`constraint.sdc`:
```
create_clock -name core_clock -period 5.43 [get_ports {clk}]
set_input_delay 1.0860 -clock core_clock [delete_from_list [all_inputs] [get_ports {clk}]]
set_output_delay 1.0860 -clock core_clock [all_outputs]
set_load 0.01 [all_outputs]
```
`design.v`:
```
`timescale 1ns / 1ps
module Risc_16_bit(
 input clk,
 input rst,
 output [15:0] imem_addr,
 input  [15:0] imem_data,
 output        dmem_we,
 output [2:0]  dmem_addr,
 output [15:0] dmem_wdata
);
 wire jump,bne,beq,mem_read,mem_write,alu_src,reg_dst,mem_to_reg,reg_write;
 wire[1:0] alu_op;
 wire [3:0] opcode;
 Datapath_Unit DU
 (
  .clk(clk),
  .rst(rst),
  .imem_addr(imem_addr),
  .imem_data(imem_data),
  .trace_we(dmem_we),
  .trace_addr(dmem_addr),
  .trace_wdata(dmem_wdata),
  .jump(jump),
  .beq(beq),
  .mem_read(mem_read),
  .mem_write(mem_write),
  .alu_src(alu_src),
  .reg_dst(reg_dst),
  .mem_to_reg(mem_to_reg),
  .reg_write(reg_write),
  .bne(bne),
  .alu_op(alu_op),
  .opcode(opcode)
 );
 Control_Unit control
 (
  .opcode(opcode),
  .reg_dst(reg_dst),
  .mem_to_reg(mem_to_reg),
  .alu_op(alu_op),
  .jump(jump),
  .bne(bne),
  .beq(beq),
  .mem_read(mem_read),
  .mem_write(mem_write),
  .alu_src(alu_src),
  .reg_write(reg_write)
 );
endmodule
`timescale 1ns / 1ps
module Datapath_Unit(
 input clk,
 input rst,
 output [15:0] imem_addr,
 input  [15:0] imem_data,
 output trace_we,
 output [2:0] trace_addr,
 output [15:0] trace_wdata,
 input jump,beq,mem_read,mem_write,alu_src,reg_dst,mem_to_reg,reg_write,bne,
 input[1:0] alu_op,
 output[3:0] opcode
);
 reg  [15:0] pc_current;
 wire [15:0] pc_next,pc2;
 wire [15:0] instr;
 wire [2:0] reg_write_dest;
 wire [15:0] reg_write_data;
 wire [2:0] reg_read_addr_1;
 wire [15:0] reg_read_data_1;
 wire [2:0] reg_read_addr_2;
 wire [15:0] reg_read_data_2;
 wire [15:0] ext_im,read_data2;
 wire [2:0] ALU_Control;
 wire [15:0] ALU_out;
 wire zero_flag;
 wire [15:0] PC_j, PC_beq, PC_2beq,PC_2bne,PC_bne;
 wire beq_control;
 wire bne_control;
 wire [12:0] jump_shift;
 wire [15:0] mem_read_data;
 always @(posedge clk)
 begin 
   if (rst)
     pc_current <= 16'd0;
   else
     pc_current <= pc_next;
 end
 assign pc2 = pc_current + 16'd2;
 assign imem_addr = pc_current;
 assign instr = imem_data;
 assign jump_shift = {instr[11:0],1'b0};
 assign reg_write_dest = (reg_dst==1'b1) ? instr[5:3] :instr[8:6];
 assign reg_read_addr_1 = instr[11:9];
 assign reg_read_addr_2 = instr[8:6];
 GPRs reg_file
 (
  .clk(clk),
  .rst(rst),
  .reg_write_en(reg_write),
  .reg_write_dest(reg_write_dest),
  .reg_write_data(reg_write_data),
  .reg_read_addr_1(reg_read_addr_1),
  .reg_read_data_1(reg_read_data_1),
  .reg_read_addr_2(reg_read_addr_2),
  .reg_read_data_2(reg_read_data_2)
 );
 assign ext_im = {{10{instr[5]}},instr[5:0]};  
 alu_control ALU_Control_unit(.ALUOp(alu_op),.Opcode(instr[15:12]),.ALU_Cnt(ALU_Control));
 assign read_data2 = (alu_src==1'b1) ? ext_im : reg_read_data_2;
 ALU alu_unit(.a(reg_read_data_1),.b(read_data2),.alu_control(ALU_Control),.result(ALU_out),.zero(zero_flag));
 assign PC_beq = pc2 + {ext_im[14:0],1'b0};
 assign PC_bne = pc2 + {ext_im[14:0],1'b0};
 assign beq_control = beq & zero_flag;
 assign bne_control = bne & (~zero_flag);
 assign PC_2beq = (beq_control==1'b1) ? PC_beq : pc2;
 assign PC_2bne = (bne_control==1'b1) ? PC_bne : PC_2beq;
 assign PC_j = {pc2[15:13],jump_shift};
 assign pc_next = (jump == 1'b1) ? PC_j :  PC_2bne;
  Data_Memory dm
   (
    .clk(clk),
    .rst(rst),
    .trace_we(trace_we),
    .trace_addr(trace_addr),
    .trace_wdata(trace_wdata),
    .mem_access_addr(ALU_out),
    .mem_write_data(reg_read_data_2),
    .mem_write_en(mem_write),
    .mem_read(mem_read),
    .mem_read_data(mem_read_data)
   );
 assign reg_write_data = (mem_to_reg == 1'b1)?  mem_read_data: ALU_out;
 assign opcode = instr[15:12];
endmodule
`timescale 1ns / 1ps
module Control_Unit(
      input[3:0] opcode,
      output reg[1:0] alu_op,
      output reg jump,beq,bne,mem_read,mem_write,alu_src,reg_dst,mem_to_reg,reg_write    
    );
always @(*)
begin
 case(opcode) 
 4'b0000:  
   begin
    reg_dst = 1'b0;
    alu_src = 1'b1;
    mem_to_reg = 1'b1;
    reg_write = 1'b1;
    mem_read = 1'b1;
    mem_write = 1'b0;
    beq = 1'b0;
    bne = 1'b0;
    alu_op = 2'b00;
    jump = 1'b0;   
   end
 4'b0001: 
   begin
    reg_dst = 1'b0;
    alu_src = 1'b1;
    mem_to_reg = 1'b0;
    reg_write = 1'b0;
    mem_read = 1'b0;
    mem_write = 1'b1;
    beq = 1'b0;
    bne = 1'b0;
    alu_op = 2'b00;
    jump = 1'b0;   
   end
 4'b0010:  
   begin
    reg_dst = 1'b1;
    alu_src = 1'b0;
    mem_to_reg = 1'b0;
    reg_write = 1'b1;
    mem_read = 1'b0;
    mem_write = 1'b0;
    beq = 1'b0;
    bne = 1'b0;
    alu_op = 2'b10;
    jump = 1'b0;   
   end
 4'b0011:  
   begin
    reg_dst = 1'b1;
    alu_src = 1'b0;
    mem_to_reg = 1'b0;
    reg_write = 1'b1;
    mem_read = 1'b0;
    mem_write = 1'b0;
    beq = 1'b0;
    bne = 1'b0;
    alu_op = 2'b10;
    jump = 1'b0;   
   end
 4'b0100:  
   begin
    reg_dst = 1'b1;
    alu_src = 1'b0;
    mem_to_reg = 1'b0;
    reg_write = 1'b1;
    mem_read = 1'b0;
    mem_write = 1'b0;
    beq = 1'b0;
    bne = 1'b0;
    alu_op = 2'b10;
    jump = 1'b0;   
   end
 4'b0101:  
   begin
    reg_dst = 1'b1;
    alu_src = 1'b0;
    mem_to_reg = 1'b0;
    reg_write = 1'b1;
    mem_read = 1'b0;
    mem_write = 1'b0;
    beq = 1'b0;
    bne = 1'b0;
    alu_op = 2'b10;
    jump = 1'b0;   
   end
 4'b0110:  
   begin
    reg_dst = 1'b1;
    alu_src = 1'b0;
    mem_to_reg = 1'b0;
    reg_write = 1'b1;
    mem_read = 1'b0;
    mem_write = 1'b0;
    beq = 1'b0;
    bne = 1'b0;
    alu_op = 2'b10;
    jump = 1'b0;   
   end
 4'b0111:  
   begin
    reg_dst = 1'b1;
    alu_src = 1'b0;
    mem_to_reg = 1'b0;
    reg_write = 1'b1;
    mem_read = 1'b0;
    mem_write = 1'b0;
    beq = 1'b0;
    bne = 1'b0;
    alu_op = 2'b10;
    jump = 1'b0;   
   end
 4'b1000:  
   begin
    reg_dst = 1'b1;
    alu_src = 1'b0;
    mem_to_reg = 1'b0;
    reg_write = 1'b1;
    mem_read = 1'b0;
    mem_write = 1'b0;
    beq = 1'b0;
    bne = 1'b0;
    alu_op = 2'b10;
    jump = 1'b0;   
   end
 4'b1001:  
   begin
    reg_dst = 1'b1;
    alu_src = 1'b0;
    mem_to_reg = 1'b0;
    reg_write = 1'b1;
    mem_read = 1'b0;
    mem_write = 1'b0;
    beq = 1'b0;
    bne = 1'b0;
    alu_op = 2'b10;
    jump = 1'b0;   
   end
 4'b1011: 
   begin
    reg_dst = 1'b0;
    alu_src = 1'b0;
    mem_to_reg = 1'b0;
    reg_write = 1'b0;
    mem_read = 1'b0;
    mem_write = 1'b0;
    beq = 1'b1;
    bne = 1'b0;
    alu_op = 2'b01;
    jump = 1'b0;   
   end
 4'b1100:
   begin
    reg_dst = 1'b0;
    alu_src = 1'b0;
    mem_to_reg = 1'b0;
    reg_write = 1'b0;
    mem_read = 1'b0;
    mem_write = 1'b0;
    beq = 1'b0;
    bne = 1'b1;
    alu_op = 2'b01;
    jump = 1'b0;   
   end
 4'b1101: 
   begin
    reg_dst = 1'b0;
    alu_src = 1'b0;
    mem_to_reg = 1'b0;
    reg_write = 1'b0;
    mem_read = 1'b0;
    mem_write = 1'b0;
    beq = 1'b0;
    bne = 1'b0;
    alu_op = 2'b00;
    jump = 1'b1;   
   end   
 default: begin
    reg_dst = 1'b1;
    alu_src = 1'b0;
    mem_to_reg = 1'b0;
    reg_write = 1'b1;
    mem_read = 1'b0;
    mem_write = 1'b0;
    beq = 1'b0;
    bne = 1'b0;
    alu_op = 2'b00;
    jump = 1'b0; 
   end
 endcase
 end
endmodule
`timescale 1ns / 1ps
module alu_control(
    input [1:0] ALUOp,
    input [3:0] Opcode,
    output reg [2:0] ALU_Cnt
);
always @(*) begin
    case(ALUOp)
        2'b00: ALU_Cnt = 3'b000;  
        2'b01: ALU_Cnt = 3'b001;  
        2'b10: begin  
            case(Opcode)
                4'b0010: ALU_Cnt = 3'b000;  
                4'b0011: ALU_Cnt = 3'b001;  
                4'b0100: ALU_Cnt = 3'b010;  
                4'b0101: ALU_Cnt = 3'b011;  
                4'b0110: ALU_Cnt = 3'b100;  
                4'b0111: ALU_Cnt = 3'b101;  
                4'b1000: ALU_Cnt = 3'b110;  
                4'b1001: ALU_Cnt = 3'b111;  
                default: ALU_Cnt = 3'b000;
            endcase
        end
        default: ALU_Cnt = 3'b000;
    endcase
end
endmodule
module ALU(
 input  [15:0] a,  
 input  [15:0] b,  
 input  [2:0] alu_control, 
 output reg [15:0] result,  
 output zero
    );
always @(*)
begin 
 case(alu_control)
 3'b000: result = a + b; 
 3'b001: result = a - b; 
 3'b010: result = ~a;
 3'b011: result = a<<b;
 3'b100: result = a>>b;
 3'b101: result = a & b;
 3'b110: result = a | b; 
 3'b111: begin if (a<b) result = 16'd1;
    else result = 16'd0;
    end
 default:result = a + b; 
 endcase
end
assign zero = (result==16'd0) ? 1'b1: 1'b0;
endmodule
`timescale 1ns / 1ps
module GPRs(
 input    clk,
 input    rst,
 input    reg_write_en,
 input  [2:0] reg_write_dest,
 input  [15:0] reg_write_data,
 input  [2:0] reg_read_addr_1,
 output  [15:0] reg_read_data_1,
 input  [2:0] reg_read_addr_2,
 output  [15:0] reg_read_data_2
);
 reg [15:0] reg_array [7:0];
 integer i;
 always @ (posedge clk ) begin
   if (rst) begin
    for(i=0;i<8;i=i+1)
     reg_array[i] <= 16'd0;
   end
   else if(reg_write_en) begin
    reg_array[reg_write_dest] <= reg_write_data;
   end
 end
 assign reg_read_data_1 = reg_array[reg_read_addr_1];
 assign reg_read_data_2 = reg_array[reg_read_addr_2];
endmodule
`timescale 1ns / 1ps
module Data_Memory(
 input clk,
 input rst,
 output reg        trace_we,
 output reg [2:0]  trace_addr,
 output reg [15:0] trace_wdata,
 input [15:0]   mem_access_addr,
 input [15:0]   mem_write_data,
 input     mem_write_en,
 input mem_read,
 output [15:0]   mem_read_data
);
reg [16 - 1:0] memory [8 - 1:0];
wire [2:0] ram_addr=mem_access_addr[2:0];
integer i;
 always @(posedge clk) begin
  if (rst) begin
   for (i = 0; i < 8; i = i + 1)
    memory[i] <= 16'd0;
  end
  else if (mem_write_en)
   memory[ram_addr] <= mem_write_data;
 end
 always @(posedge clk) begin
  if (rst) begin
   trace_we    <= 1'b0;
   trace_addr  <= 3'd0;
   trace_wdata <= 16'd0;
  end
  else begin
   trace_we    <= mem_write_en;
   trace_addr  <= ram_addr;
   trace_wdata <= mem_write_data;
  end
 end
 assign mem_read_data = (mem_read==1'b1) ? memory[ram_addr]: 16'd0; 
endmodule
```
`config.mk`:
```
export PLATFORM = sky130hd
export DESIGN_NAME = Risc_16_bit
export DESIGN_NICKNAME = Risc_16_bit
export VERILOG_FILES = /design/flow/design.v
export SDC_FILE = /design/flow/constraint.sdc
export NUM_CORES = 4
export LEC_CHECK = 0
export ABC_AREA = 1
export CAP_MARGIN = 20
export CORE_MARGIN = 2
export CORE_UTILIZATION = 59
export SLEW_MARGIN = 20
```
`run.sh`:
```
#!/bin/bash
# the make line also repeats each setting of config.mk as NAME=value (left out here)
make -C /OpenROAD-flow-scripts/flow DESIGN_CONFIG=/design/flow/config.mk WORK_HOME=/design/flow/orfs CLKGATE_MAP_FILE= finish
```
==> impl_metrics.csv, run 1 <==
group,metric,value,unit
global_routing,grt_pass1_vias,18200,
final_timing,fin_crit_sh,0.952,
layout,nets,2818,
setup_path,r2r_cells,30,
final_timing,finalHoldViolCount,0,
synthesis,synthMuxAreaShare,0,
power_and_ir_drop,comb_power_share,0.374,
setup_path,cpMostUsedCell,"nand2_1",
worst_hold_path,hold_path_class,"flop to flop",
cts,cts.sinks,291,
power_and_ir_drop,leakagePower,10.5,nW
final_timing,timing.max_slew.rel_slack,0.298,
cts,numCtsBuffers,29,
worst_hold_path,whs_endpoint,"DU.pc_current[14]$_SDFF_PP0_",
synthesis,edf_count,256,
final_timing,skew,0.0187,ns
floorplanning,ios,54,
power_and_ir_drop,p_comb,2.75,mW
synthesis,yosys-stat-area,18900,sq um
cts,ctsLongestPathBuffers,3,
power_and_ir_drop,p_sw_frac,0.358,
synthesis,ys.flops,291,
global_routing,grt_antenna_before_repair,0,
place,gp_congestion,1.01,
routing,drt-total-wl,65100,um
synthesis,ys_types,57,
floorplanning,die_height,183,um
setup_path,critical_path_depth,36,
synthesis,syn_area,18900,sq um
place,dp_hpwl,47500,um
setup_path,timing.rr.end,"DU.pc_current[11]$_SDFF_PP0_",
cts,htreeDepth,1,
job,maxCapViolations,0,
setup_path,crit_buf_inv,9,
setup_path,crit_start,"imem_data[10]",
floorplanning,die_w,183,um
power_and_ir_drop,powerSeq,2.63,mW
layout,syn2layout_area_growth,23.1,%
routing,routed-via-count,18900,
setup_path,criticalPathCategory,"input pin to flop",
routing,dr.pass1.iters,6,
global_routing,grt_usage,0.387,
synthesis,most_common_cell,"nand2_1",
power_and_ir_drop,peakVddDrop,0.000504,V
floorplanning,chipArea,33500,sq um
place,port_buffers,52,
final_timing,min_period,5.17,ns
final_timing,tightestPinTransition,1.05,ns
run_status,outcome,"no timing/DRC/antenna violations",
power_and_ir_drop,netSwitchingPower,2.63,mW
synthesis,synth_seq_share,0.444,
cts,cts_tree,"done",
global_routing,grt_pass1_wl,99700,um
setup_path,worstPathMaxFanout,10,
routing,drcViolationCount,0,
synthesis,largest_area_cell,"edfxtp_1",
job,warning_count,62,
synthesis,syn_nets,2490,
synthesis,synthDominantCellAreaShare,0.406,
synthesis,syn_avg_cell_area,7.87,sq um
setup_path,ff2ff_setup_slack,0.88,ns
routing,antenna_left,0,
setup_path,arrival,5.64,ns
final_timing,slew_violations,0,
synthesis,ys_cells,2404,
synthesis,ff_type,"edfxtp_1",
setup_path,r2r-start,"DU.reg_file.reg_array[4][0]$_SDFFCE_PN0P_",
final_timing,holdWs,0.620,ns
synthesis,area_leaders,"edfxtp_1 41%, nand2_1 9.8%, nor2_1 8.4%",
floorplanning,core_area,31600,sq um
power_and_ir_drop,maxPowerGroup,"combinational cells",
cts,insertion_delay,0.58,ns
routing,drtIter0Drc,2568,
synthesis,adder_share,0.0462,
power_and_ir_drop,p_per_area,316,nW/um^2
synthesis,common_cells,"495 x nand2_1, 421 x nor2_1, 256 x edfxtp_1",
synthesis,simple_gate_share,0.281,
power_and_ir_drop,pwr-share-clk,0.270,
setup_path,crit_path_end_kind,"flop",
worst_hold_path,worstHoldStart,"DU.pc_current[14]$_SDFF_PP0_",
cts,root_buffer,"clkbuf_16",
global_routing,grt.overflow.total,0,
setup_path,cpPeakStageDelay,0.44,ns
floorplanning,row_count,65,
layout,fin_util,0.738,
synthesis,synthCells,2404,
setup_path,crit_slowest_cell,"clkdlybuf4s50_1",
power_and_ir_drop,p_int,4.73,mW
synthesis,synth_warnings,6,
routing,n_antenna_cell,0,
routing,viasPerCell,5.97,
cts,clkTransAtPathRegs,0.06,ns
routing,routedWlPerCell,20.6,um
final_timing,setup_viol_count_final,0,
setup_path,crit_end,"DU.pc_current[11]$_SDFF_PP0_",
synthesis,topCombFamilyByArea,"simple AND/OR/NAND/NOR gates",
synthesis,synthXorXnorAreaFrac,0.0167,
setup_path,required,5.90,ns
final_timing,fmax,193,MHz
setup_path,critPathTopFamily,"simple AND/OR/NAND/NOR gates",
power_and_ir_drop,powerClk,1.99,mW
global_routing,grt_max_degree,43,
synthesis,async_flop_share,0,
worst_hold_path,hold_depth,3,
setup_path,startpoint_type,"input pin",
floorplanning,fp_util,0.599,
synthesis,synthAoiAreaFrac,0.125,
power_and_ir_drop,p_seq_frac,0.356,
## metal layers
| metal | GRT usage | part of all wire | vias up |
|---|---|---|---|
| li1 | - | - | 8685 |
| met1 | 0.511 | 0.38 | 8703 |
| met2 | 0.630 | 0.45 | 1213 |
| met3 | 0.0584 | 0.11 | 256 |
| met4 | 0.185 | 0.055 | 0 |
| met5 | 0 | 0 | - |
## what timing repair did
item	4_1_cts	5_1_grt
gates resized	0	29
buffers inserted	0	1
endpoints found under the setup margin	0	134
hold buffers	0	0
## stage by stage
stage / worst slack, ns / power (mW) / area (sq um) / TNS, ns / std cells
3_5_place_dp: -0.480 / 5.27 / 22200 / -22.42 / 3102
4_1_cts: 0.112 / 7.23 / 23200 / 0 / 3155
2_1_floorplan: -0.0905 / 4.10 / 18900 / -4.35 / 2404
3_3_place_gp: -0.387 / 5.23 / 22200 / -7.69 / 3102
6_report: 0.258 / 7.37 / 23300 / 0 / 3156
5_1_grt: -0.0226 / 7.62 / 23300 / -0.0334 / 3156
## layout make-up
cell class	instances	area [sq um]
Multi-Input combinational cell	1748	8990
Sequential cell	291	8390
Fill cell	2410	8270
Timing Repair Buffer	419	3560
Inverter	243	917
Clock buffer	38	811
Tap cell	402	503
Clock inverter	15	120
==> inputs of run 2 (changes only) <==
Settings changed: ABC_AREA 1 to unset, CORE_UTILIZATION 59 to 64.
Clock period 5.43 ns to 4.91 ns, I/O delays scaled along.
==> impl_metrics.csv, run 2 <==
group,metric,value,unit
run_status,outcome,"aborted with a tool error",
run_status,haltStage,"global routing (5_1_grt)",
run_status,error_line,"[ERROR GRT-0232] Routing congestion too high. Check the congestion heatmap in the GUI.",
synthesis,syn_nets,1942,
place,post-place-ws,-1.47,ns
cts,numCtsBuffers,30,
synthesis,synthDominantCellAreaShare,0.394,
synthesis,topCombFamilyByArea,"simple AND/OR/NAND/NOR gates",
global_routing,grt_usage,0.709,
synthesis,synthAoiAreaFrac,0.116,
floorplanning,die_height,179,um
synthesis,edf_count,256,
cts,cts.sinks,291,
floorplanning,ios,54,
floorplanning,row_count,63,
synthesis,adder_share,0.0447,
synthesis,most_common_cell,"nor2_1",
synthesis,synthXorXnorAreaFrac,0.0197,
place,dp_hpwl,54800,um
synthesis,synthCells,1856,
place,gp_congestion,1.13,
synthesis,synth_warnings,6,
global_routing,grt.overflow.total,80,
synthesis,synthMuxAreaShare,0.173,
synthesis,yosys-stat-area,19500,sq um
floorplanning,chipArea,31900,sq um
cts,cts_hold_buf,0,
synthesis,simple_gate_share,0.174,
synthesis,common_cells,"285 x nor2_1, 256 x edfxtp_1, 206 x mux2i_1",
synthesis,largest_area_cell,"edfxtp_1",
cts,htreeDepth,1,
cts,root_buffer,"clkbuf_16",
cts,ctsLongestPathBuffers,3,
synthesis,ff_type,"edfxtp_1",
synthesis,ys_cells,1856,
synthesis,async_flop_share,0,
synthesis,syn_area,19500,sq um
synthesis,ys.flops,291,
floorplanning,core_area,29800,sq um
synthesis,synth_seq_share,0.430,
synthesis,syn_avg_cell_area,10.5,sq um
floorplanning,fp_util,0.655,
floorplanning,die_w,179,um
synthesis,area_leaders,"edfxtp_1 39%, mux2i_1 11%, nor2_1 5.5%",
synthesis,ys_types,100,
place,port_buffers,52,
## run 2: through the flow
| step | utilization | power (mW) | TNS [ns] | cells | area, sq um |
|---|---|---|---|---|---|
| after CTS | 0.856 | 9.39 | -0.370 | 2701 | 25500 |
| after detailed placement | 0.797 | 6.84 | -406.67 | 2622 | 23800 |
| after global placement | 0.797 | 6.75 | -345.60 | 2622 | 23800 |
| after floorplan | - | 5.11 | -50.89 | 1856 | 20000 |
## run 2: layer usage
layer / track usage / GRT overflow
met1: 0.721 / 1
met2: 0.888 / 42
met3: 0.543 / 1
met4: 0.692 / 36
met5: 0.107 / 0
## run 2: timing repair
action                                  4_1_cts
buffers inserted                             21
pin swaps                                    53
endpoints found under the setup margin      399
gates resized                               146
cloned                                        3
hold endpoints to repair                      0
==> inputs of run 3 (changes only) <==
Settings changed: CORE_UTILIZATION 64 to 23.
Clock period 4.91 ns to 7.53 ns, I/O delays scaled along.
==> impl_metrics.csv, run 3 <==
group,metric,value,unit
cts,cts-resized-gates,0,
final_timing,rsz0062_at_grt,"false",
routing,drt-total-wl,69500,um
power_and_ir_drop,pwr-share-clk,0.298,
cts,numCtsBuffers,31,
setup_path,crit_slowest_cell,"clkdlybuf4s50_1",
global_routing,grt.overflow.total,0,
synthesis,synthCells,1856,
layout,finalInstanceArea,23200,sq um
job,warning_count,59,
power_and_ir_drop,leakagePower,8.94,nW
place,gp_congestion,1.01,
synthesis,synthXorXnorAreaFrac,0.0197,
routing,drtIter0Drc,1698,
setup_path,arrival,7.14,ns
setup_path,cpMostUsedCell,"mux2i_1",
power_and_ir_drop,p_int,3.72,mW
global_routing,grt_usage,0.157,
power_and_ir_drop,maxPowerGroup,"combinational cells",
worst_hold_path,hold_depth,3,
setup_path,critPathTopFamily,"multiplexers",
setup_path,critical_path_depth,19,
final_timing,fmax,147,MHz
cts,cts_hold_buf,0,
synthesis,edf_count,256,
routing,n_antenna_cell,0,
power_and_ir_drop,netSwitchingPower,2.03,mW
setup_path,timing.rr.end,"DU.reg_file.reg_array[6][12]$_SDFFCE_PN0P_",
final_timing,finalHoldViolCount,0,
place,dp_cells,3076,
run_status,outcome,"no timing/DRC/antenna violations",
setup_path,r2r-start,"DU.reg_file.reg_array[7][0]$_SDFFCE_PN0P_",
synthesis,topCombFamilyByArea,"simple AND/OR/NAND/NOR gates",
synthesis,ys.flops,291,
setup_path,cpPeakStageDelay,0.73,ns
worst_hold_path,hold_path_class,"flop to flop",
synthesis,synthAoiAreaFrac,0.116,
cts,post_cts_buffers,0,
synthesis,ys_cells,1856,
global_routing,grt_pass1_vias,15600,
synthesis,most_common_cell,"nor2_1",
final_timing,skew,0.0247,ns
global_routing,grt_pass1_wl,104000,um
synthesis,synth_warnings,6,
synthesis,synth_seq_share,0.430,
layout,nets,2062,
power_and_ir_drop,powerClk,1.72,mW
setup_path,crit_buf_inv,5,
final_timing,timing.max_slew.rel_slack,0.272,
setup_path,crit_start,"imem_data[10]",
floorplanning,row_count,106,
power_and_ir_drop,powerSeq,1.91,mW
cts,insertion_delay,0.60,ns
setup_path,required,7.87,ns
synthesis,synthDominantCellAreaShare,0.394,
synthesis,ff_type,"edfxtp_1",
global_routing,grt_antenna_before_repair,0,
worst_hold_path,worstHoldStart,"DU.pc_current[15]$_SDFF_PP0_",
floorplanning,fp_util,0.233,
synthesis,synthMuxAreaShare,0.173,
setup_path,ff2ff_setup_slack,2.06,ns
floorplanning,die_height,295,um
power_and_ir_drop,p_sw_frac,0.353,
power_and_ir_drop,p_seq_frac,0.332,
power_and_ir_drop,p_per_area,248,nW/um^2
cts,clkTransAtPathRegs,0.06,ns
floorplanning,die_w,295,um
place,dp_hpwl,51200,um
cts,cts_tree,"done",
worst_hold_path,whs_endpoint,"DU.pc_current[15]$_SDFF_PP0_",
floorplanning,chipArea,87200,sq um
final_timing,min_period,6.80,ns
setup_path,startpoint_type,"input pin",
routing,dr.pass1.iters,5,
routing,routed-via-count,15700,
synthesis,largest_area_cell,"edfxtp_1",
synthesis,adder_share,0.0447,
synthesis,async_flop_share,0,
routing,antenna_left,0,
floorplanning,core_area,83800,sq um
final_timing,holdWs,0.662,ns
synthesis,common_cells,"285 x nor2_1, 256 x edfxtp_1, 206 x mux2i_1",
power_and_ir_drop,peakVddDrop,0.000178,V
layout,stdcell_count,3135,
setup_path,criticalPathCategory,"input pin to flop",
synthesis,simple_gate_share,0.174,
synthesis,syn_area,19500,sq um
final_timing,setup_viol_count_final,0,
power_and_ir_drop,p_comb,2.13,mW
setup_path,worstPathMaxFanout,15,
cts,root_buffer,"clkbuf_16",
place,port_buffers,52,
final_timing,setup-tns-final,0,ns
synthesis,ys_types,100,
routing,drcViolationCount,0,
layout,fin_util,0.276,
synthesis,syn_nets,1942,
layout,syn2layout_area_growth,18.7,%
power_and_ir_drop,comb_power_share,0.370,
final_timing,slew_violations,0,
place,placed_area,22000,sq um
layout,comb_area,10300,sq um
cts,cts.sinks,291,
cts,ctsLongestPathBuffers,3,
synthesis,syn_avg_cell_area,10.5,sq um
global_routing,grt_max_degree,50,
routing,viasPerCell,5.01,
synthesis,yosys-stat-area,19500,sq um
final_timing,tightestPinTransition,1.09,ns
cts,htreeDepth,1,
final_timing,fin_crit_sh,0.902,
setup_path,crit_end,"DU.reg_file.reg_array[6][12]$_SDFFCE_PN0P_",
setup_path,crit_chain,"clkdlybuf4s50_1, mux4_2, mux2i_4, ha_1, inv_1, fa_1, xor2_1, o21ai_0, o211ai_1, o21ai_0, or2_4, buf_12, buf_4, mux2i_1, mux2i_1, mux2i_1, o21ai_1, buf_4, and2_1",
job,maxCapViolations,0,
layout,n_fill_cell,8861,
layout,regArea,8390,sq um
synthesis,area_leaders,"edfxtp_1 39%, mux2i_1 11%, nor2_1 5.5%",
setup_path,crit_path_end_kind,"flop",
setup_path,r2r_cells,18,
routing,routedWlPerCell,22.2,um
floorplanning,ios,54,
[run 3: stage by stage]
| stage | setup WS (ns) | power, mW |
|---|---|---|
| detailed placement | 0.182 | 4.02 |
| finish | 0.735 | 5.76 |
| global route | 0.445 | 5.96 |
| global placement | 0.290 | 4.03 |
| CTS | 0.782 | 5.73 |
| floorplan | 0.539 | 3.23 |
[run 3: final cells by class]
type / count / area share
flip-flops and latches: 291 / 0.362
repair buffers: 198 / 0.0725
well taps: 1134 / 0.0612
clock inverters: 21 / 0.0134
clock buffers: 37 / 0.0353
inverters: 58 / 0.00972
multi-input cells: 1396 / 0.446
[run 3: routing by layer]
metal | vias up | track usage | part of all wire
met5 | - | 0 | 0
li1 | 7094 | - | -
met3 | 137 | 0.0214 | 0.066
met1 | 7858 | 0.208 | 0.43
met4 | 0 | 0.0550 | 0.037
met2 | 633 | 0.262 | 0.47
==> inputs of run 4 (changes only) <==
Settings changed: ABC_AREA set to 1, CORE_UTILIZATION 23 to 62, TNS_END_PERCENT set to 10.
Clock period 7.53 ns to 4.2 ns, I/O delays scaled along.
==> impl_metrics.csv, run 4 <==
group,metric,value,unit
cts,cts.sinks,291,
run_status,outcome,"aborted with a tool error",
synthesis,most_common_cell,"nand2_1",
place,placed_area,23000,sq um
floorplanning,die_height,179,um
synthesis,synthAoiAreaFrac,0.125,
synthesis,synth_seq_share,0.444,
floorplanning,fp_util,0.633,
synthesis,synthXorXnorAreaFrac,0.0167,
cts,numCtsBuffers,30,
place,gp_congestion,1.02,
synthesis,synthDominantCellAreaShare,0.406,
floorplanning,ios,54,
run_status,error_line,"[ERROR GRT-0232] Routing congestion too high. Check the congestion heatmap in the GUI.",
synthesis,ys_cells,2404,
synthesis,ff_type,"edfxtp_1",
synthesis,simple_gate_share,0.281,
synthesis,area_leaders,"edfxtp_1 41%, nand2_1 9.8%, nor2_1 8.4%",
place,dp_cells,3132,
synthesis,synth_warnings,6,
synthesis,ys_types,57,
synthesis,synthCells,2404,
synthesis,synthMuxAreaShare,0,
synthesis,largest_area_cell,"edfxtp_1",
synthesis,async_flop_share,0,
cts,ctsLongestPathBuffers,3,
place,dp_hpwl,48400,um
synthesis,syn_avg_cell_area,7.87,sq um
synthesis,edf_count,256,
synthesis,topCombFamilyByArea,"simple AND/OR/NAND/NOR gates",
place,port_buffers,52,
synthesis,ys.flops,291,
synthesis,syn_nets,2490,
floorplanning,row_count,63,
synthesis,syn_area,18900,sq um
floorplanning,chipArea,31900,sq um
run_status,haltStage,"global routing (5_1_grt)",
cts,htreeDepth,1,
cts,root_buffer,"clkbuf_16",
synthesis,adder_share,0.0462,
global_routing,grt.overflow.total,21,
floorplanning,core_area,29900,sq um
synthesis,yosys-stat-area,18900,sq um
global_routing,grt_usage,0.710,
floorplanning,die_w,179,um
synthesis,common_cells,"495 x nand2_1, 421 x nor2_1, 256 x edfxtp_1",
[run 4: repair_timing]
action                     in CTS
pin swaps                      87
setup endpoints to repair     399
resized                       227
setup buffers                  59
hold buffers                    0
gates cloned                    7
[run 4: metrics by stage]
| step | hold WS [ns] | setup slack, ns |
|---|---|---|
| after floorplan | 0.612 | -0.477 |
| after global placement | 0.589 | -1.20 |
| after detailed placement | 0.622 | -1.26 |
| after CTS | 0.637 | -0.0859 |
[run 4: layer usage]
layer  GRT usage  overflow
met1       0.727         0
met2       0.891        12
met3       0.525         2
met4       0.671         7
met5       0.288         0
==> inputs of run 5 (changes only) <==
Settings changed: ABC_AREA 1 to unset, CAP_MARGIN 20 to 40, CORE_UTILIZATION 62 to 52, CTS_CLUSTER_DIAMETER set to 62, GPL_ROUTABILITY_DRIVEN set to 0, HOLD_SLACK_MARGIN set to -0.05, SETUP_SLACK_MARGIN set to 1.47, TNS_END_PERCENT 10 to 40.
Clock period 4.2 ns to 5.17 ns, I/O delays scaled along.
==> impl_metrics.csv, run 5 <==
group,metric,value,unit
routing,n_antenna_cell,0,
power_and_ir_drop,leakagePower,11.5,nW
synthesis,async_flop_share,0,
routing,dr.pass1.iters,8,
synthesis,area_leaders,"edfxtp_1 39%, mux2i_1 11%, nor2_1 5.5%",
floorplanning,die_w,198,um
final_timing,finalHoldViolCount,0,
power_and_ir_drop,p_int,6.45,mW
setup_path,timing.rr.end,"DU.reg_file.reg_array[7][3]$_SDFFCE_PN0P_",
global_routing,grt_usage,0.369,
synthesis,ys_types,100,
global_routing,grt_pass1_wl,106000,um
layout,stdcell_count,2850,
final_timing,rsz0062_at_grt,"true",
cts,ctsLongestPathBuffers,3,
routing,drt-total-wl,73000,um
setup_path,cpMostUsedCell,"buf_12",
cts,htreeDepth,2,
power_and_ir_drop,peakVddDrop,0.000250,V
cts,clkTransAtPathRegs,0.06,ns
setup_path,arrival,5.59,ns
worst_hold_path,hold_path_class,"flop to flop",
setup_path,worstPathMaxFanout,8,
worst_hold_path,whs_endpoint,"DU.pc_current[14]$_SDFF_PP0_",
synthesis,syn_area,19500,sq um
power_and_ir_drop,fin_total_pwr,10.0,mW
job,maxCapViolations,0,
synthesis,adder_share,0.0447,
floorplanning,core_area,36800,sq um
global_routing,grt_max_degree,35,
setup_path,criticalPathCategory,"input pin to flop",
final_timing,worst_slack,-0.140,ns
power_and_ir_drop,p_comb,4.81,mW
power_and_ir_drop,powerClk,2.41,mW
synthesis,synthXorXnorAreaFrac,0.0197,
job,warning_count,62,
routing,drcViolationCount,0,
floorplanning,chipArea,39100,sq um
place,port_buffers,52,
synthesis,yosys-stat-area,19500,sq um
place,dp_cells,2705,
synthesis,syn_avg_cell_area,10.5,sq um
final_timing,fin_crit_sh,1.03,
synthesis,syn_nets,1942,
run_status,outcome,"failed layout checks",
final_timing,timing.max_slew.rel_slack,0.399,
setup_path,r2r_cells,21,
final_timing,slew_violations,0,
setup_path,critPathTopFamily,"AND-OR/OR-AND gates",
synthesis,largest_area_cell,"edfxtp_1",
synthesis,edf_count,256,
synthesis,synth_warnings,6,
layout,finalInstanceArea,28000,sq um
power_and_ir_drop,netSwitchingPower,3.55,mW
final_timing,setup_viol_count_final,106,
synthesis,ff_type,"edfxtp_1",
run_status,so_faults,"negative setup slack",
routing,viasPerCell,6.23,
power_and_ir_drop,p_seq_frac,0.278,
setup_path,crit_path_end_kind,"flop",
place,placed_area,24100,sq um
global_routing,grt_antenna_before_repair,0,
synthesis,ys.flops,291,
floorplanning,ios,54,
cts,cts.sinks,291,
synthesis,synthMuxAreaShare,0.173,
worst_hold_path,worstHoldStart,"DU.pc_current[14]$_SDFF_PP0_",
synthesis,topCombFamilyByArea,"simple AND/OR/NAND/NOR gates",
synthesis,synthCells,1856,
setup_path,r2r-start,"DU.reg_file.reg_array[6][0]$_SDFFCE_PN0P_",
synthesis,ys_cells,1856,
routing,routed-via-count,17800,
worst_hold_path,hold_depth,3,
setup_path,cpPeakStageDelay,0.38,ns
synthesis,common_cells,"285 x nor2_1, 256 x edfxtp_1, 206 x mux2i_1",
final_timing,fmax,188,MHz
cts,insertion_delay,0.55,ns
power_and_ir_drop,p_sw_frac,0.355,
setup_path,crit_end,"DU.reg_file.reg_array[7][3]$_SDFFCE_PN0P_",
final_timing,skew,0.0139,ns
global_routing,grt_pass1_vias,17500,
setup_path,critical_path_depth,26,
routing,antenna_left,0,
routing,drtIter0Drc,1658,
synthesis,synthAoiAreaFrac,0.116,
final_timing,tightestPinTransition,0.897,ns
power_and_ir_drop,comb_power_share,0.481,
cts,root_buffer,"clkbuf_16",
setup_path,ff2ff_setup_slack,0.25,ns
synthesis,synth_seq_share,0.430,
floorplanning,row_count,70,
setup_path,crit_start,"imem_data[6]",
cts,cts_tree,"done",
synthesis,simple_gate_share,0.174,
layout,syn2layout_area_growth,43.4,%
final_timing,min_period,5.31,ns
synthesis,most_common_cell,"nor2_1",
setup_path,required,5.45,ns
setup_path,crit_slowest_cell,"fa_2",
global_routing,grt.overflow.total,0,
synthesis,synthDominantCellAreaShare,0.394,
layout,nets,2442,
power_and_ir_drop,powerSeq,2.78,mW
routing,routedWlPerCell,25.6,um
place,post-place-ws,-1.12,ns
power_and_ir_drop,pwr-share-clk,0.241,
power_and_ir_drop,p_per_area,358,nW/um^2
setup_path,crit_buf_inv,10,
floorplanning,die_height,198,um
place,dp_hpwl,52200,um
power_and_ir_drop,maxPowerGroup,"combinational cells",
cts,numCtsBuffers,36,
setup_path,startpoint_type,"input pin",
floorplanning,fp_util,0.531,
## run 5: final cells by class
class / instances / area [sq um]
clock buffers: 49 / 1010
clock inverters: 15 / 105
fillers: 2503 / 8800
inverters: 58 / 233
multi-input cells: 1399 / 12300
flip-flops and latches: 291 / 8390
well taps: 468 / 586
repair buffers: 570 / 5390
## run 5: stage by stage
step,hold WS [ns],utilization,TNS (ns)
after floorplan,0.635,-,-8.68
after global placement,0.637,0.654,-301.31
after detailed placement,0.639,0.655,-313.17
after CTS,0.660,0.723,-0.141
after global routing,0.714,0.761,-19.82
final,0.655,0.761,-6.12
## run 5: routing by layer
metal	track usage	share of wire	vias to the layer above
met5	0	0	-
met2	0.597	0.47	961
met3	0.0639	0.091	221
met4	0.198	0.052	0
li1	-	-	7873
met1	0.476	0.39	8695
## run 5: timing repair
item	in CTS	in global routing
endpoints found under the setup margin	525	513
pin swaps	56	57
gates resized	189	249
gates cloned	11	3
hold buffers	0	0
buffers inserted	39	26
==> inputs of run 6 (changes only) <==
Settings changed: CELL_PAD_IN_SITES_GLOBAL_PLACEMENT set to 0, CORE_UTILIZATION 52 to 29, CTS_CLUSTER_DIAMETER 62 to 198, CTS_CLUSTER_SIZE set to 15, GPL_TIMING_DRIVEN set to 1, HOLD_SLACK_MARGIN -0.05 to unset, MAX_ROUTING_LAYER set to met4, SETUP_SLACK_MARGIN 1.47 to 0.12, TNS_END_PERCENT 40 to unset.
Clock period 5.17 ns to 2.74 ns, I/O delays scaled along.
==> impl_metrics.csv, run 6 <==
group,metric,value,unit
run_status,outcome,"failed layout checks",
run_status,so_faults,"negative setup slack",
power_and_ir_drop,p_seq_frac,0.295,
setup_path,crit_buf_inv,9,
cts,cts_hold_buf,0,
routing,drtIter0Drc,2067,
synthesis,ff_type,"edfxtp_1",
global_routing,grt_pass1_wl,115000,um
setup_path,crit_slowest_cell,"a2111oi_0",
power_and_ir_drop,fin_total_pwr,17.7,mW
floorplanning,fp_util,0.292,
place,dp_cells,3233,
setup_path,crit_start,"imem_data[7]",
setup_path,ff2ff_setup_slack,-2.09,ns
routing,routedWlPerCell,22.8,um
synthesis,ys.flops,291,
routing,viasPerCell,5.44,
place,port_buffers,52,
floorplanning,die_height,263,um
final_timing,holdWs,0.477,ns
cts,cts_tree,"done",
synthesis,synthXorXnorAreaFrac,0.0197,
global_routing,grt_usage,0.222,
setup_path,critPathTopFamily,"AND-OR/OR-AND gates",
routing,routed-via-count,18500,
job,maxCapViolations,0,
final_timing,worst_slack,-2.19,ns
setup_path,crit_path_end_kind,"flop",
routing,drcViolationCount,0,
layout,stdcell_count,3395,
place,post-place-ws,-3.00,ns
power_and_ir_drop,powerClk,3.27,mW
layout,syn2layout_area_growth,49.2,%
worst_hold_path,hold_path_class,"input pin to flop",
setup_path,crit_end,"DU.pc_current[15]$_SDFF_PP0_",
routing,n_antenna_cell,0,
final_timing,slew_violations,0,
worst_hold_path,hold_depth,4,
synthesis,synthMuxAreaShare,0.173,
power_and_ir_drop,maxPowerGroup,"combinational cells",
cts,insertion_delay,0.58,ns
setup_path,r2r_cells,21,
global_routing,grt_max_degree,35,
synthesis,synth_seq_share,0.430,
global_routing,grt.overflow.total,0,
cts,cts.sinks,291,
synthesis,synthAoiAreaFrac,0.116,
setup_path,required,3.21,ns
power_and_ir_drop,peakVddDrop,0.000362,V
cts,numCtsBuffers,23,
cts,ctsLongestPathBuffers,3,
synthesis,async_flop_share,0,
cts,htreeDepth,1,
routing,drt-total-wl,77500,um
setup_path,criticalPathCategory,"input pin to flop",
final_timing,rsz0062_at_grt,"true",
final_timing,timing.max_slew.rel_slack,0.435,
setup_path,cpMostUsedCell,"buf_4",
synthesis,syn_nets,1942,
synthesis,syn_area,19500,sq um
final_timing,min_period,4.93,ns
floorplanning,core_area,66900,sq um
final_timing,finalHoldViolCount,0,
final_timing,fmax,203,MHz
synthesis,adder_share,0.0447,
synthesis,synthDominantCellAreaShare,0.394,
place,placed_area,25600,sq um
setup_path,crit_chain,"clkdlybuf4s15_1, buf_6, buf_12, buf_4, buf_4, mux4_2, mux2i_1, buf_4, a21o_1, ha_1, buf_4, a2111oi_0, a32oi_2, mux2i_1, a211o_1, nor4_2, and4_4, mux2i_4, buf_12, buf_8, a21oi_2, nor3b_2",
setup_path,arrival,5.40,ns
power_and_ir_drop,leakagePower,12.1,nW
synthesis,ys_types,100,
worst_hold_path,worstHoldStart,"imem_data[8]",
floorplanning,die_w,263,um
synthesis,syn_avg_cell_area,10.5,sq um
synthesis,yosys-stat-area,19500,sq um
floorplanning,row_count,95,
synthesis,ys_cells,1856,
global_routing,grt_pass1_vias,18700,
layout,finalInstanceArea,29100,sq um
power_and_ir_drop,powerSeq,5.22,mW
worst_hold_path,whs_endpoint,"DU.pc_current[9]$_SDFF_PP0_",
job,warning_count,62,
synthesis,largest_area_cell,"edfxtp_1",
power_and_ir_drop,pwr-share-clk,0.185,
setup_path,critical_path_depth,22,
synthesis,common_cells,"285 x nor2_1, 256 x edfxtp_1, 206 x mux2i_1",
final_timing,setup_viol_count_final,402,
synthesis,topCombFamilyByArea,"simple AND/OR/NAND/NOR gates",
layout,fin_util,0.435,
final_timing,setup-tns-final,-736.43,ns
final_timing,fin_crit_sh,1.80,
synthesis,area_leaders,"edfxtp_1 39%, mux2i_1 11%, nor2_1 5.5%",
setup_path,worstPathMaxFanout,8,
routing,dr.pass1.iters,6,
floorplanning,chipArea,69400,sq um
synthesis,simple_gate_share,0.174,
floorplanning,ios,54,
layout,n_fill_cell,6058,
power_and_ir_drop,p_sw_frac,0.361,
cts,clkTransAtPathRegs,0.12,ns
setup_path,cpPeakStageDelay,0.73,ns
place,dp_hpwl,53900,um
synthesis,synthCells,1856,
setup_path,startpoint_type,"input pin",
setup_path,timing.rr.end,"DU.pc_current[15]$_SDFF_PP0_",
power_and_ir_drop,p_per_area,607,nW/um^2
power_and_ir_drop,comb_power_share,0.520,
cts,root_buffer,"clkbuf_16",
setup_path,r2r-start,"DU.reg_file.reg_array[1][1]$_SDFFCE_PN0P_",
synthesis,edf_count,256,
power_and_ir_drop,netSwitchingPower,6.38,mW
synthesis,most_common_cell,"nor2_1",
final_timing,tightestPinTransition,0.826,ns
final_timing,skew,0.0491,ns
power_and_ir_drop,p_comb,9.20,mW
global_routing,grt_antenna_before_repair,0,
synthesis,synth_warnings,6,
layout,nets,2591,
power_and_ir_drop,p_int,11.3,mW
routing,antenna_left,0,
## run 6: layout make-up
cell class	count	area, sq um	share of cell area
flip-flops and latches	291	8390	0.288
well taps	873	1090	0.0375
clock inverters	2	20.0	0.000687
clock buffers	40	639	0.0219
repair buffers	733	6920	0.237
inverters	58	228	0.00782
multi-input cells	1398	11800	0.407
## run 6: what timing repair did
action | in CTS | in global routing
setup buffers | 91 | 13
gates cloned | 15 | 1
pin swaps | 62 | 23
setup endpoints to repair | 510 | 488
gates resized | 280 | 85
## run 6: per-layer routing
metal | GRT usage | vias to the layer above | share of wire
met1 | 0.276 | 9146 | 0.40
li1 | - | 8162 | -
met4 | 0.108 | 0 | 0.055
met5 | - | - | 0
met2 | 0.359 | 904 | 0.47
met3 | 0.0249 | 260 | 0.071
==> inputs of run 7 (changes only) <==
Settings changed: CORE_UTILIZATION 29 to 65, CTS_CLUSTER_DIAMETER 198 to 216, CTS_CLUSTER_SIZE 15 to unset, GPL_ROUTABILITY_DRIVEN 0 to 1, MAX_ROUTING_LAYER met4 to unset, SETUP_SLACK_MARGIN 0.12 to -0.18, TNS_END_PERCENT set to 70.
Clock period 2.74 ns to 3.56 ns, I/O delays scaled along.
==> impl_metrics.csv, run 7 <==
group,metric,value,unit
synthesis,synth_warnings,6,
synthesis,yosys-stat-area,19500,sq um
synthesis,adder_share,0.0447,
run_status,haltStage,"global routing (5_1_grt)",
floorplanning,row_count,63,
run_status,error_line,"[ERROR GRT-0116] Global routing finished with congestion. Check the congestion regions in the DRC Viewer.",
floorplanning,ios,54,
place,dp_hpwl,57200,um
place,post-place-ws,-2.61,ns
cts,numCtsBuffers,30,
place,port_buffers,52,
synthesis,syn_area,19500,sq um
cts,root_buffer,"clkbuf_16",
synthesis,area_leaders,"edfxtp_1 39%, mux2i_1 11%, nor2_1 5.5%",
place,gp_congestion,1.15,
cts,ctsLongestPathBuffers,3,
floorplanning,chipArea,31400,sq um
synthesis,most_common_cell,"nor2_1",
synthesis,synth_seq_share,0.430,
synthesis,syn_nets,1942,
synthesis,ys_types,100,
synthesis,topCombFamilyByArea,"simple AND/OR/NAND/NOR gates",
synthesis,syn_avg_cell_area,10.5,sq um
synthesis,ys_cells,1856,
synthesis,common_cells,"285 x nor2_1, 256 x edfxtp_1, 206 x mux2i_1",
cts,cts.sinks,291,
synthesis,synthMuxAreaShare,0.173,
cts,cts_hold_buf,0,
synthesis,synthAoiAreaFrac,0.116,
synthesis,ff_type,"edfxtp_1",
synthesis,edf_count,256,
run_status,outcome,"aborted with a tool error",
synthesis,synthXorXnorAreaFrac,0.0197,
synthesis,ys.flops,291,
synthesis,largest_area_cell,"edfxtp_1",
floorplanning,fp_util,0.659,
synthesis,synthCells,1856,
synthesis,synthDominantCellAreaShare,0.394,
global_routing,grt_usage,0.784,
global_routing,grt.overflow.total,55,
synthesis,simple_gate_share,0.174,
synthesis,async_flop_share,0,
cts,htreeDepth,1,
place,placed_area,24500,sq um
floorplanning,die_w,177,um
floorplanning,die_height,177,um
floorplanning,core_area,29600,sq um
[run 7: per-layer routing]
| layer | track usage | overflow |
|---|---|---|
| met4 | 0.784 | 31 |
| met1 | 0.781 | 0 |
| met3 | 0.646 | 3 |
| met2 | 0.930 | 20 |
| met5 | 0.410 | 1 |
[run 7: through the flow]
step / TNS, ns / cells
2_1_floorplan: -478.48 / 1856
3_3_place_gp: -825.45 / 2712
3_5_place_dp: -867.05 / 2712
4_1_cts: -372.65 / 2819
[run 7: what timing repair did]
| item | 4_1_cts |
|---|---|
| buffers inserted | 56 |
| cloned | 7 |
| pin swaps | 81 |
| setup endpoints to repair | 402 |
| gates resized | 308 |
==> inputs of run 8 (changes only) <==
Settings changed: CORE_UTILIZATION 65 to 71, CTS_CLUSTER_DIAMETER 216 to 205, GPL_ROUTABILITY_DRIVEN 1 to 0, PLACE_DENSITY set to 0.78, SETUP_SLACK_MARGIN -0.18 to 0.07.
Clock period 3.56 ns to 5.23 ns, I/O delays scaled along.
==> impl_metrics.csv, run 8 <==
group,metric,value,unit
synthesis,syn_avg_cell_area,10.5,sq um
synthesis,yosys-stat-area,19500,sq um
synthesis,synthMuxAreaShare,0.173,
synthesis,syn_nets,1942,
synthesis,synth_seq_share,0.430,
cts,numCtsBuffers,29,
floorplanning,die_w,170,um
synthesis,ys_cells,1856,
place,port_buffers,52,
synthesis,area_leaders,"edfxtp_1 39%, mux2i_1 11%, nor2_1 5.5%",
synthesis,synth_warnings,6,
floorplanning,die_height,170,um
synthesis,ys_types,100,
run_status,haltStage,"global routing (5_1_grt)",
synthesis,ff_type,"edfxtp_1",
cts,htreeDepth,1,
synthesis,synthCells,1856,
global_routing,grt.overflow.total,73,
floorplanning,chipArea,28800,sq um
synthesis,synthDominantCellAreaShare,0.394,
floorplanning,core_area,27000,sq um
floorplanning,fp_util,0.724,
synthesis,largest_area_cell,"edfxtp_1",
synthesis,topCombFamilyByArea,"simple AND/OR/NAND/NOR gates",
cts,ctsLongestPathBuffers,3,
synthesis,simple_gate_share,0.174,
run_status,outcome,"aborted with a tool error",
run_status,error_line,"[ERROR GRT-0116] Global routing finished with congestion. Check the congestion regions in the DRC Viewer.",
place,dp_hpwl,52100,um
floorplanning,ios,54,
synthesis,most_common_cell,"nor2_1",
synthesis,synthAoiAreaFrac,0.116,
place,dp_cells,2552,
cts,cts.sinks,291,
synthesis,common_cells,"285 x nor2_1, 256 x edfxtp_1, 206 x mux2i_1",
global_routing,grt_usage,0.747,
synthesis,syn_area,19500,sq um
synthesis,edf_count,256,
synthesis,synthXorXnorAreaFrac,0.0197,
synthesis,async_flop_share,0,
cts,root_buffer,"clkbuf_16",
synthesis,ys.flops,291,
floorplanning,row_count,60,
synthesis,adder_share,0.0447,
==> run 8: repair_timing <==
action                     CTS
cloned                       3
pin swaps                   31
gates resized              112
setup endpoints to repair  399
buffers inserted            15
hold buffers                 0
==> run 8: through the flow <==
stage	setup slack [ns]	utilization	TNS, ns	area, sq um
floorplan	-0.437	-	-6.24	20000
global placement	-0.793	0.875	-168.67	23600
detailed placement	-0.979	0.875	-241.02	23600
CTS	0.0736	0.936	0	25200
==> run 8: layer usage <==
layer  overflow  GRT usage
met5          0      0.278
met4         40      0.738
met3          0      0.591
met2         29      0.921
met1          4      0.745
==> inputs of run 9 (changes only) <==
Settings changed: CAP_MARGIN 40 to 20, CELL_PAD_IN_SITES_GLOBAL_PLACEMENT 0 to unset, CORE_ASPECT_RATIO set to 0.54, CORE_UTILIZATION 71 to 29, CTS_CLUSTER_DIAMETER 205 to unset, GPL_ROUTABILITY_DRIVEN 0 to unset, GPL_TIMING_DRIVEN 1 to 0, HOLD_SLACK_MARGIN set to 0.24, PLACE_DENSITY 0.78 to unset, PLACE_DENSITY_LB_ADDON set to 0.14, SETUP_SLACK_MARGIN 0.07 to -0.37, TNS_END_PERCENT 70 to 60.
Clock period 5.23 ns to 4.26 ns, I/O delays scaled along.
==> impl_metrics.csv, run 9 <==
group,metric,value,unit
cts,root_buffer,"clkbuf_16",
power_and_ir_drop,pwr-share-clk,0.253,
floorplanning,die_w,357,um
synthesis,yosys-stat-area,19500,sq um
setup_path,arrival,6.18,ns
worst_hold_path,whs_endpoint,"DU.pc_current[9]$_SDFF_PP0_",
layout,fin_util,0.373,
layout,n_fill_cell,6590,
final_timing,fin_crit_sh,1.32,
setup_path,worstPathMaxFanout,8,
final_timing,fmax,177,MHz
synthesis,synthDominantCellAreaShare,0.394,
power_and_ir_drop,peakVddDrop,0.000322,V
setup_path,criticalPathCategory,"input pin to flop",
global_routing,grt_usage,0.265,
run_status,outcome,"failed layout checks",
synthesis,simple_gate_share,0.174,
cts,cts_hold_buf,0,
power_and_ir_drop,p_sw_frac,0.400,
cts,cts_tree,"done",
synthesis,syn_avg_cell_area,10.5,sq um
power_and_ir_drop,comb_power_share,0.441,
layout,syn2layout_area_growth,26.5,%
place,post-place-ws,-4.47,ns
synthesis,common_cells,"285 x nor2_1, 256 x edfxtp_1, 206 x mux2i_1",
cts,clkTransAtPathRegs,0.08,ns
power_and_ir_drop,leakagePower,9.41,nW
synthesis,edf_count,256,
routing,viasPerCell,5.78,
layout,nets,2111,
cts,ctsLongestPathBuffers,3,
job,warning_count,62,
routing,drt-total-wl,94200,um
setup_path,r2r-start,"DU.reg_file.reg_array[3][0]$_SDFFCE_PN0P_",
final_timing,worst_slack,-1.38,ns
final_timing,finalHoldViolCount,0,
routing,dr.pass1.iters,6,
global_routing,grt_pass1_vias,15800,
worst_hold_path,hold_depth,3,
setup_path,crit_end,"DU.pc_current[5]$_SDFF_PP0_",
synthesis,topCombFamilyByArea,"simple AND/OR/NAND/NOR gates",
setup_path,r2r_cells,17,
power_and_ir_drop,p_comb,4.88,mW
setup_path,required,4.81,ns
synthesis,synthAoiAreaFrac,0.116,
setup_path,startpoint_type,"input pin",
global_routing,grt.overflow.total,0,
final_timing,setup_viol_count_final,414,
floorplanning,row_count,69,
routing,antenna_left,0,
synthesis,ff_type,"edfxtp_1",
worst_hold_path,worstHoldStart,"imem_data[8]",
cts,numCtsBuffers,30,
synthesis,largest_area_cell,"edfxtp_1",
power_and_ir_drop,powerClk,2.81,mW
setup_path,crit_slowest_cell,"mux2i_1",
floorplanning,core_area,66100,sq um
synthesis,async_flop_share,0,
setup_path,timing.rr.end,"DU.pc_current[5]$_SDFF_PP0_",
cts,cts.sinks,291,
layout,regArea,8390,sq um
routing,drtIter0Drc,2334,
final_timing,timing.max_slew.rel_slack,0.207,
setup_path,cpMostUsedCell,"buf_4",
setup_path,crit_path_end_kind,"flop",
global_routing,grt_max_degree,17,
final_timing,slew_violations,0,
synthesis,synth_warnings,6,
power_and_ir_drop,p_per_area,448,nW/um^2
final_timing,rsz0062_at_grt,"true",
place,port_buffers,47,
synthesis,syn_nets,1942,
power_and_ir_drop,netSwitchingPower,4.43,mW
setup_path,crit_buf_inv,6,
synthesis,adder_share,0.0447,
floorplanning,chipArea,69500,sq um
synthesis,area_leaders,"edfxtp_1 39%, mux2i_1 11%, nor2_1 5.5%",
synthesis,most_common_cell,"nor2_1",
final_timing,tightestPinTransition,1.16,ns
synthesis,synthCells,1856,
setup_path,cpPeakStageDelay,0.71,ns
worst_hold_path,hold_path_class,"input pin to flop",
global_routing,grt_antenna_before_repair,2,
power_and_ir_drop,maxPowerGroup,"combinational cells",
synthesis,ys_types,100,
power_and_ir_drop,powerSeq,3.39,mW
synthesis,ys_cells,1856,
power_and_ir_drop,p_int,6.64,mW
routing,routed-via-count,17000,
floorplanning,ios,54,
synthesis,synthMuxAreaShare,0.173,
global_routing,grt_pass1_wl,128000,um
cts,htreeDepth,1,
setup_path,critPathTopFamily,"AND-OR/OR-AND gates",
floorplanning,fp_util,0.295,
routing,routedWlPerCell,32.1,um
power_and_ir_drop,p_seq_frac,0.306,
final_timing,holdWs,0.642,ns
synthesis,syn_area,19500,sq um
final_timing,skew,0.0432,ns
setup_path,crit_start,"imem_data[7]",
setup_path,crit_chain,"buf_4, nor2b_4, buf_6, a22o_1, o31a_4, inv_8, buf_4, mux2i_1, a2bb2oi_1, and4_1, o31ai_1, a22oi_1, nor4_4, and4_4, mux2i_4, buf_4, buf_6, nand2_2, a311oi_2",
place,dp_hpwl,72700,um
setup_path,ff2ff_setup_slack,-1.11,ns
synthesis,synth_seq_share,0.430,
synthesis,ys.flops,291,
cts,insertion_delay,0.63,ns
place,gp_congestion,1.02,
job,maxCapViolations,0,
synthesis,synthXorXnorAreaFrac,0.0197,
setup_path,critical_path_depth,19,
layout,comb_area,11600,sq um
routing,drcViolationCount,0,
run_status,so_faults,"negative setup slack",
final_timing,min_period,5.64,ns
floorplanning,die_height,195,um
## run 9: per-stage QoR
step / std cells / area [sq um] / TNS [ns] / power, mW
5_1_grt: 2936 / 24700 / -421.00 / 11.4
3_3_place_gp: 2790 / 21600 / -1675.30 / 7.41
4_1_cts: 2909 / 24000 / -393.16 / 10.7
2_1_floorplan: 1856 / 20000 / -254.16 / 5.88
6_report: 2939 / 24700 / -386.92 / 11.1
3_5_place_dp: 2794 / 21700 / -1506.10 / 7.40
## run 9: area by class of cell
type / instances / share of cell area
Multi-Input combinational cell: 1396 / 0.468
Buffer: 102 / 0.0388
Timing Repair Buffer: 146 / 0.0585
Clock buffer: 33 / 0.0309
Antenna cell: 3 / 0.000304
Tap cell: 887 / 0.0450
Sequential cell: 291 / 0.340
Clock inverter: 23 / 0.00938
Inverter: 58 / 0.00938
## run 9: what timing repair did
item	CTS	global route
gates cloned	1	0
pin swaps	31	27
hold endpoints to repair	0	0
setup endpoints to repair	402	399
setup buffers	65	32
gates resized	167	104
## run 9: routing by layer
layer	part of all wire	global-route usage	vias up
li1	-	-	7218
met1	0.51	0.441	8695
met2	0.33	0.294	997
met3	0.15	0.128	89
met4	0.011	0.0279	0
met5	0	0	-
==> inputs of run 10 (changes only) <==
Settings changed: CORE_ASPECT_RATIO 0.54 to unset, CORE_UTILIZATION 29 to 40, GPL_TIMING_DRIVEN 0 to unset, HOLD_SLACK_MARGIN 0.24 to unset, PLACE_DENSITY_LB_ADDON 0.14 to unset, SETUP_SLACK_MARGIN -0.37 to unset, TNS_END_PERCENT 60 to unset.
Clock period 4.26 ns to 5.89 ns, I/O delays scaled along.
==> impl_metrics.csv, run 10 <==
group,metric,value,unit
run_status,outcome,"no timing/DRC/antenna violations",
final_timing,setup_viol_count_final,0,
setup_path,arrival,6.00,ns
setup_path,ff2ff_setup_slack,1.06,ns
cts,numCtsBuffers,34,
layout,stdcell_count,2922,
synthesis,synthMuxAreaShare,0.173,
layout,finalInstanceArea,25400,sq um
synthesis,adder_share,0.0447,
power_and_ir_drop,p_seq_frac,0.308,
floorplanning,fp_util,0.407,
synthesis,area_leaders,"edfxtp_1 39%, mux2i_1 11%, nor2_1 5.5%",
cts,root_buffer,"clkbuf_16",
final_timing,finalHoldViolCount,0,
place,placed_area,24000,sq um
final_timing,fmax,175,MHz
routing,dr.pass1.iters,5,
floorplanning,row_count,80,
cts,htreeDepth,2,
cts,insertion_delay,0.55,ns
power_and_ir_drop,pwr-share-clk,0.262,
routing,routedWlPerCell,24.9,um
global_routing,grt_max_degree,54,
synthesis,most_common_cell,"nor2_1",
power_and_ir_drop,leakagePower,10.6,nW
synthesis,ys_cells,1856,
final_timing,fin_crit_sh,0.970,
power_and_ir_drop,p_int,5.16,mW
cts,cts_hold_buf,0,
power_and_ir_drop,maxPowerGroup,"combinational cells",
synthesis,topCombFamilyByArea,"simple AND/OR/NAND/NOR gates",
routing,antenna_left,0,
worst_hold_path,hold_depth,3,
layout,nets,2368,
setup_path,crit_path_end_kind,"flop",
place,dp_hpwl,56100,um
synthesis,synth_seq_share,0.430,
floorplanning,die_w,225,um
floorplanning,chipArea,50600,sq um
synthesis,ff_type,"edfxtp_1",
cts,ctsLongestPathBuffers,3,
setup_path,critPathTopFamily,"multiplexers",
final_timing,setup-tns-final,0,ns
routing,routed-via-count,16800,
setup_path,r2r_cells,20,
setup_path,startpoint_type,"input pin",
setup_path,critical_path_depth,22,
final_timing,timing.max_slew.rel_slack,0.401,
synthesis,syn_nets,1942,
final_timing,rsz0062_at_grt,"false",
worst_hold_path,worstHoldStart,"DU.pc_current[5]$_SDFF_PP0_",
synthesis,ys_types,100,
synthesis,ys.flops,291,
setup_path,criticalPathCategory,"input pin to flop",
final_timing,min_period,5.72,ns
setup_path,crit_start,"imem_data[10]",
power_and_ir_drop,peakVddDrop,0.000249,V
synthesis,synthDominantCellAreaShare,0.394,
global_routing,grt.overflow.total,0,
place,gp_congestion,0.988,
cts,cts_tree,"done",
setup_path,crit_end,"DU.reg_file.reg_array[7][14]$_SDFFCE_PN0P_",
setup_path,cpPeakStageDelay,0.53,ns
setup_path,cpMostUsedCell,"buf_4",
setup_path,r2r-start,"DU.reg_file.reg_array[0][0]$_SDFFCE_PN0P_",
final_timing,tightestPinTransition,0.876,ns
synthesis,common_cells,"285 x nor2_1, 256 x edfxtp_1, 206 x mux2i_1",
synthesis,largest_area_cell,"edfxtp_1",
floorplanning,die_height,225,um
setup_path,crit_buf_inv,7,
routing,viasPerCell,5.76,
cts,cts.sinks,291,
synthesis,synthCells,1856,
layout,syn2layout_area_growth,30.1,%
routing,drt-total-wl,72800,um
routing,drtIter0Drc,1537,
power_and_ir_drop,comb_power_share,0.430,
synthesis,edf_count,256,
worst_hold_path,whs_endpoint,"DU.pc_current[5]$_SDFF_PP0_",
synthesis,simple_gate_share,0.174,
routing,drcViolationCount,0,
global_routing,grt_pass1_wl,108000,um
place,dp_cells,2855,
power_and_ir_drop,p_per_area,312,nW/um^2
synthesis,async_flop_share,0,
cts,clkTransAtPathRegs,0.06,ns
setup_path,required,6.17,ns
synthesis,synth_warnings,6,
final_timing,slew_violations,0,
job,maxCapViolations,0,
power_and_ir_drop,powerSeq,2.44,mW
floorplanning,ios,54,
synthesis,yosys-stat-area,19500,sq um
power_and_ir_drop,p_comb,3.40,mW
global_routing,grt_antenna_before_repair,0,
power_and_ir_drop,netSwitchingPower,2.75,mW
power_and_ir_drop,powerClk,2.07,mW
global_routing,grt_usage,0.287,
place,port_buffers,52,
floorplanning,core_area,47900,sq um
worst_hold_path,hold_path_class,"flop to flop",
job,warning_count,59,
setup_path,crit_chain,"clkdlybuf4s50_1, buf_12, mux4_2, mux2i_4, ha_2, inv_1, fa_2, buf_4, xor2_1, o21ai_0, o211ai_1, buf_4, a2bb2oi_1, o21ai_0, or2_4, buf_4, mux2i_1, mux2i_1, mux2_2, mux2i_4, buf_12, nor2_1",
synthesis,syn_avg_cell_area,10.5,sq um
final_timing,skew,0.0312,ns
synthesis,synthAoiAreaFrac,0.116,
setup_path,timing.rr.end,"DU.reg_file.reg_array[7][14]$_SDFFCE_PN0P_",
setup_path,crit_slowest_cell,"mux4_2",
setup_path,worstPathMaxFanout,8,
routing,n_antenna_cell,0,
power_and_ir_drop,fin_total_pwr,7.91,mW
power_and_ir_drop,p_sw_frac,0.348,
global_routing,grt_pass1_vias,16900,
final_timing,holdWs,0.705,ns
synthesis,syn_area,19500,sq um
synthesis,synthXorXnorAreaFrac,0.0197,
run 10: metal layers:
layer | track usage | vias up | wire length, um
met5 | 0 | - | 0
met4 | 0.102 | 0 | 2790
met3 | 0.0432 | 152 | 4670
met2 | 0.464 | 652 | 33600
met1 | 0.392 | 8323 | 31700
li1 | - | 7718 | -
run 10: area by class of cell:
| class | count | area, sq um |
|---|---|---|
| flip-flops and latches | 291 | 8390 |
| clock inverters | 23 | 213 |
| clock buffers | 38 | 866 |
| repair buffers | 501 | 4340 |
| well taps | 615 | 769 |
| multi-input cells | 1396 | 10600 |
| inverters | 58 | 229 |
| fillers | 4297 | 22600 |
run 10: through the flow:
stage          worst slack [ns]  utilization
6_report                  0.174        0.530
3_3_place_gp             -0.653        0.501
3_5_place_dp             -0.659        0.501
5_1_grt                0.000735        0.530
4_1_cts                 0.00698        0.524
2_1_floorplan           0.00908            -
run 10: what timing repair did:
action	4_1_cts	5_1_grt
endpoints found under the hold margin	0	0
buffers inserted	0	4
gates resized	5	38
endpoints found under the setup margin	14	271
pin swaps	3	13
cloned	0	1
No activity file was given, so power comes from the tool's default toggle rates.
